==> 10-05: inputs <==
==> flow/design.v <==
module testpc(
	clock,   
	reset,   
	pc,   
	instruction,   
	mem_data,   
	mem_addr,   
	mem_wdata,   
	mwrite_enable,
	mread_enable,
	regwrite_enable,   
	write_addr,   
	reg_write_data   
	);
	input clock, reset;
	input [15:0] instruction, mem_data;
	output [15:0] pc, mem_addr, mem_wdata;
	output [15:0] reg_write_data;
	output mwrite_enable, mread_enable, regwrite_enable;
	output [2:0] write_addr;
	reg [15:0] pc, read_data1, read_data2, ext_imm_data, alu_result;
	reg [15:0] reg_write_data;
	reg [15:0] jump_addr, branch_addr;
	reg [15:0] mwrite_addr, mread_addr;
	reg [6:0] imm_data;
	reg [2:0] read_addr1, read_addr2, write_addr;
	reg [1:0] result_sel;
	reg regwrite_enable, func_sel, imm_sel, mwrite_enable;
	reg mread_enable, memtoreg_sel, jump_enable, branch_enable;
	reg [15:0] reg_table[0:7];
	reg [15:0] c, temp;
	reg c1, c2, s1;
	wire [15:0] b1;
	wire [15:0] and_result, not_result;
	assign mem_addr = alu_result;
	assign mem_wdata = read_data2;
	always@(posedge clock or negedge reset)
	begin
		if(reset == 1'b0)
			pc <= 16'b0000000000000000;
		else if(branch_enable == 1'b1)
		begin
			if(alu_result == 0)
				pc <= pc + branch_addr;
			else
				pc <= pc + 16'b0000000000000001;
		end
		else if(jump_enable == 1'b1)
			pc <= 16'b0000000000000000 + jump_addr;
		else
			pc <= pc + 16'b0000000000000001;
	end
	always@(instruction)
	begin
		begin
			if(instruction[15:13] == 3'b001 && instruction[3:0] <= 4'b0010)   
			begin
				if(instruction[3:0] == 4'b0000)   
				begin
					read_addr1 = instruction[12:10]; 
					read_addr2 = instruction[9:7];  
					write_addr = instruction[6:4];  
					imm_data = 7'b0000000;
					mwrite_addr = 16'b0000000000000000;
					mread_addr = 16'b0000000000000000;
					jump_addr = 16'b0000000000000000;
					branch_addr = 16'b0000000000000000;
					regwrite_enable = 1'b1;
					func_sel = 1'b0;
					result_sel = 2'b00;
					imm_sel = 1'b0;
					mwrite_enable = 1'b0;
					mread_enable = 1'b0;
					memtoreg_sel = 1'b0;
					jump_enable = 1'b0;
					branch_enable = 1'b0;
				end
				else if(instruction[3:0] == 4'b0001)   
				begin
					read_addr1 = instruction[12:10];  
					read_addr2 = instruction[9:7];  
					write_addr = instruction[6:4];  
					imm_data = 7'b0000000;
					mwrite_addr = 16'b0000000000000000;
					mread_addr = 16'b0000000000000000;
					jump_addr = 16'b0000000000000000;
					branch_addr = 16'b0000000000000000;
					regwrite_enable = 1'b1;
					func_sel = 1'b0;
					result_sel = 2'b10;
					imm_sel = 1'b0;
					mwrite_enable = 1'b0;
					mread_enable = 1'b0;
					memtoreg_sel = 1'b0;
					jump_enable = 1'b0;
					branch_enable =	1'b0;		
				end
				else   
				begin
					read_addr1 = instruction[12:10];  
					read_addr2 = instruction[9:7];  
					write_addr = instruction[6:4];  
					imm_data = 7'b0000000;
					mwrite_addr = 16'b0000000000000000;
					mread_addr = 16'b0000000000000000;
					jump_addr = 16'b0000000000000000;
					branch_addr = 16'b0000000000000000;
					regwrite_enable = 1'b1;
					func_sel = 1'b0;
					result_sel = 2'b11;
					imm_sel = 1'b0;
					mwrite_enable = 1'b0;
					mread_enable = 1'b0;
					memtoreg_sel = 1'b0;
					jump_enable = 1'b0;
					branch_enable =	1'b0;		
				end
			end
			else if(instruction[15:13] == 3'b011)   
			begin
				read_addr1 = instruction[12:10];  
				read_addr2 = 3'b000; 
				write_addr = instruction[9:7];  
				imm_data = instruction[6:0];  
				mwrite_addr = 16'b0000000000000000;
				mread_addr = 16'b0000000000000000;
				jump_addr = 16'b0000000000000000;
				branch_addr = 16'b0000000000000000;
				regwrite_enable = 1'b1;
				func_sel = 1'b0;
				result_sel = 2'b00;
				imm_sel = 1'b1;
				mwrite_enable = 1'b0;
				mread_enable = 1'b0;
				memtoreg_sel = 1'b0;
				jump_enable = 1'b0;
				branch_enable =	1'b0;	
			end
			else if(instruction[15:13] == 3'b100)   
			begin
				read_addr1 = instruction[12:10]; 
				read_addr2 = 3'b000;  
				write_addr = instruction[9:7]; 
				imm_data = instruction[6:0];  
				mwrite_addr = 16'b0000000000000000;
				mread_addr = instruction[12:10];
				jump_addr = 16'b0000000000000000;
				branch_addr = 16'b0000000000000000;
				regwrite_enable = 1'b1;
				func_sel = 1'b0;
				result_sel = 2'b00;
				imm_sel = 1'b1;
				mwrite_enable = 1'b0;
				mread_enable = 1'b1;
				memtoreg_sel = 1'b1;
				jump_enable = 1'b0;
				branch_enable =	1'b0;	
			end
			else if(instruction[15:13] == 3'b101)   
			begin
				read_addr1 = instruction[12:10]; 
				read_addr2 = instruction[9:7];
				write_addr = 3'b000;
				imm_data = instruction[6:0]; 
				mwrite_addr = instruction[9:7]; 
				mread_addr = 16'b0000000000000000;
				jump_addr = 16'b0000000000000000;
				branch_addr = 16'b0000000000000000;
				regwrite_enable = 1'b0;
				func_sel = 1'b0;
				result_sel = 2'b00;
				imm_sel = 1'b1;
				mwrite_enable = 1'b1;
				mread_enable = 1'b0;
				memtoreg_sel = 1'b0;
				jump_enable = 1'b0;
				branch_enable =	1'b0;	
			end
			else if(instruction[15:13] == 3'b110)   
			begin
				read_addr1 = instruction[12:10]; 
				read_addr2 = instruction[9:7]; 
				write_addr = 3'b000;
				imm_data = instruction[6:0]; 
				mwrite_addr = 16'b0000000000000000;
				mread_addr = 16'b0000000000000000;
				jump_addr = 16'b0000000000000000;
				branch_addr = instruction[6:0];
				regwrite_enable = 1'b0;
				func_sel = 1'b1;
				result_sel = 2'b00;
				imm_sel = 1'b0;
				mwrite_enable = 1'b0;
				mread_enable = 1'b0;
				memtoreg_sel = 1'b0;
				jump_enable = 1'b0;
				branch_enable =	1'b1;	
			end
			else if(instruction[15:13] == 3'b111)   
			begin
				read_addr1 = 3'b000;
				read_addr2 = 3'b000; 
				write_addr = 3'b000;
				imm_data = 7'b0000000;
				mwrite_addr = 16'b0000000000000000;
				mread_addr = 16'b0000000000000000;
				jump_addr = instruction[12:0];   
				branch_addr = 16'b0000000000000000;
				regwrite_enable = 1'b0;
				func_sel = 1'b0;
				result_sel = 2'b00;
				imm_sel = 1'b0;
				mwrite_enable = 1'b0;
				mread_enable = 1'b0;
				memtoreg_sel = 1'b0;
				jump_enable = 1'b1;
				branch_enable = 1'b0;	
			end
			else   
			begin
				read_addr1 = 3'b000;
				read_addr2 = 3'b000;
				write_addr = 3'b000;
				imm_data = 7'b0000000;
				mwrite_addr = 16'b0000000000000000;
				mread_addr = 16'b0000000000000000;
				jump_addr = 16'b0000000000000000;
				branch_addr = 16'b0000000000000000;
				regwrite_enable = 1'b0;
				func_sel = 1'b0;
				result_sel = 2'b00;
				imm_sel = 1'b0;
				mwrite_enable = 1'b0;
				mread_enable = 1'b0;
				memtoreg_sel = 1'b0;
				jump_enable = 1'b0;
				branch_enable =	1'b0;	
			end
		end
	end
	always@(alu_result, mem_data, memtoreg_sel)
	begin
		if(memtoreg_sel == 1'b1)
			reg_write_data = mem_data;
		else
			reg_write_data = alu_result;
	end
	always@(posedge clock or negedge reset)
	begin
		if(reset == 1'b0)   
		begin
			reg_table[0] <= 16'b0000000000000000;
			reg_table[1] <= 16'b0000000000000000;
			reg_table[2] <= 16'b0000000000000000;
			reg_table[3] <= 16'b0000000000000000;
			reg_table[4] <= 16'b0000000000000000;
			reg_table[5] <= 16'b0000000000000000;
			reg_table[6] <= 16'b0000000000000000;
			reg_table[7] <= 16'b0000000000000000;
		end
		else if(regwrite_enable == 1'b1)
			reg_table[write_addr] <= reg_write_data;
	end
	always@(*)
	begin
		read_data1 = reg_table[read_addr1];
		read_data2 = reg_table[read_addr2];
	end
	reg [15:0] mux_data;
	reg [15:0] adder_result;	
	always@(imm_data)
	begin
		if(imm_data[6] == 1'b1)
			ext_imm_data = 16'b1111111110000000 + imm_data;
		else
			ext_imm_data = 16'b0000000000000000 + imm_data;
	end
	always@(read_data2, ext_imm_data, imm_sel)
	begin
		if(imm_sel == 1'b0)
			mux_data = read_data2;
		else
			mux_data = ext_imm_data;
	end
	always@(mux_data, b1, func_sel)
	case(func_sel)
		1'b0 : temp = mux_data;
		1'b1 : temp = ~mux_data + 1;
	endcase
	assign b1 = temp;
	always@(*)
	begin
	adder_result[0] = read_data1[0] ^ b1[0];
	c[0] = read_data1[0] & b1[0];	
	s1 = b1[1] ^ c[0];
	c1 = b1[1] & c[0];
	adder_result[1] = read_data1[1] ^ s1;
	c2 = read_data1[1] & s1;
	c[1] = c1 | c2;
	s1 = b1[2] ^ c[1];
	c1 = b1[2] & c[1];
	adder_result[2] = read_data1[2] ^ s1;
	c2 = read_data1[2] & s1;
	c[2] = c1 | c2;	
	s1 = b1[3] ^ c[2];
	c1 = b1[3] & c[2];
	adder_result[3] = read_data1[3] ^ s1;
	c2 = read_data1[3] & s1;
	c[3] = c1 | c2;
	s1 = b1[4] ^ c[3];
	c1 = b1[4] & c[3];
	adder_result[4] = read_data1[4] ^ s1;
	c2 = read_data1[4] & s1;
	c[4] = c1 | c2;
	s1 = b1[5] ^ c[4];
	c1 = b1[5] & c[4];
	adder_result[5] = read_data1[5] ^ s1;
	c2 = read_data1[5] & s1;
	c[5] = c1 | c2;
	s1 = b1[6] ^ c[5];
	c1 = b1[6] & c[5];
	adder_result[6] = read_data1[6] ^ s1;
	c2 = read_data1[6] & s1;
	c[6] = c1 | c2;
	s1 = b1[7] ^ c[6];
	c1 = b1[7] & c[6];
	adder_result[7] = read_data1[7] ^ s1;
	c2 = read_data1[7] & s1;
	c[7] = c1 | c2;
	s1 = b1[8] ^ c[7];
	c1 = b1[8] & c[7];
	adder_result[8] = read_data1[8] ^ s1;
	c2 = read_data1[8] & s1;
	c[8] = c1 | c2;
	s1 = b1[9] ^ c[8];
	c1 = b1[9] & c[8];
	adder_result[9] = read_data1[9] ^ s1;
	c2 = read_data1[9] & s1;
	c[9] = c1 | c2;
	s1 = b1[10] ^ c[9];
	c1 = b1[10] & c[9];
	adder_result[10] = read_data1[10] ^ s1;
	c2 = read_data1[10] & s1;
	c[10] = c1 | c2;
	s1 = b1[11] ^ c[10];
	c1 = b1[11] & c[10];
	adder_result[11] = read_data1[11] ^ s1;
	c2 = read_data1[11] & s1;
	c[11] = c1 | c2;
	s1 = b1[12] ^ c[11];
	c1 = b1[12] & c[11];
	adder_result[12] = read_data1[12] ^ s1;
	c2 = read_data1[12] & s1;
	c[12] = c1 | c2;
	s1 = b1[13] ^ c[12];
	c1 = b1[13] & c[12];
	adder_result[13] = read_data1[13] ^ s1;
	c2 = read_data1[13] & s1;
	c[13] = c1 | c2;
	s1 = b1[14] ^ c[13];
	c1 = b1[14] & c[13];
	adder_result[14] = read_data1[14] ^ s1;
	c2 = read_data1[14] & s1;
	c[14] = c1 | c2;
	s1 = b1[15] ^ c[14];
	c1 = b1[15] & c[14];
	adder_result[15] = read_data1[15] ^ s1;
	c2 = read_data1[15] & s1;
	c[15] = c1 | c2;
	end
	assign and_result = read_data1 & mux_data;
	assign not_result = ~read_data1 + mux_data;
	always@(adder_result, and_result, not_result, result_sel)
	case(result_sel)
		2'b00 : alu_result = adder_result;
		2'b01 : 
		begin
			if(adder_result >= 0)
				alu_result = 8'b00000000;
			else
				alu_result = 8'b00000001;
		end
		2'b10 : alu_result = and_result;
		2'b11 : alu_result = not_result;
	endcase
endmodule
==> flow/run.sh <==
#!/bin/bash
# the make line also repeats each setting of config.mk as NAME=value (left out here)
make -C /OpenROAD-flow-scripts/flow DESIGN_CONFIG=/design/flow/config.mk WORK_HOME=/design/flow/orfs CLKGATE_MAP_FILE= finish
==> flow/config.mk <==
export PLATFORM = sky130hd
export DESIGN_NAME = testpc
export DESIGN_NICKNAME = testpc
export VERILOG_FILES = /design/flow/design.v
export SDC_FILE = /design/flow/constraint.sdc
export NUM_CORES = 4
export LEC_CHECK = 0
export CAP_MARGIN = 20
export CORE_MARGIN = 2
export CORE_UTILIZATION = 68
export CTS_CLUSTER_DIAMETER = 28
export CTS_CLUSTER_SIZE = 36
export SETUP_SLACK_MARGIN = 2.16
export SLEW_MARGIN = 20
==> flow/constraint.sdc <==
create_clock -name core_clock -period 11.0 [get_ports {clock}]
set_input_delay 2.2000 -clock core_clock [delete_from_list [all_inputs] [get_ports {clock}]]
set_output_delay 2.2000 -clock core_clock [all_outputs]
set_load 0.01 [all_outputs]
==> 02-25: changes against 10-05 <==
Settings changed: ABC_AREA from default to 0, CTS_CLUSTER_DIAMETER 28 to 88, CTS_CLUSTER_SIZE 36 to 32, GPL_ROUTABILITY_DRIVEN from default to 1, SETUP_SLACK_MARGIN 2.16 to default.
==> flow/constraint.sdc (replaced) <==
create_clock -name core_clock -period 13.2 [get_ports {clock}]
set_input_delay 2.6400 -clock core_clock [delete_from_list [all_inputs] [get_ports {clock}]]
set_output_delay 2.6400 -clock core_clock [all_outputs]
set_load 0.01 [all_outputs]
==> comparison table <==
quantity                                                                  10-05                     02-25
Outcome                                                  stopped before the end  finished with violations
Stage where the flow stopped                           global routing (5_1_grt)                         -
Violated checks                                                               -              setup timing
Adder-cell share of the synthesized area                                 0.0750                    0.0750
Standard-cell row count                                                      46                        46
Top-count cell post-synth                              sky130_fd_sc_hd__dfrtp_1  sky130_fd_sc_hd__dfrtp_1
Post-synth cell types                                                        70                        70
Num ports                                                                   104                       104
Post-synth tally of flip-flops with integrated enable                         0                         0
H-Tree Level Count                                                            4                         4
Post-CTS repair timing setup buffer count                                    53                         4
Placed instance count                                                     1,690                     1,651
Netlist area before placement                                      10,900 sq um              10,900 sq um
Placer Congestion                                                          1.08                      1.04
Number of cells upsized or downsized after cts                              240                        29
Post-detailed-placement half-perimeter wirelength                       30.2 mm                   28.6 mm
Hold buffers post-CTS                                                         0                         0
Area leader share                                                         0.329                     0.329
Vertical extent of the die                                               131 um                    131 um
Post-Place Setup Slack                                                 -2.16 ns                  -1.04 ns
Area after detailed placement                                      13,400 sq um              13,000 sq um
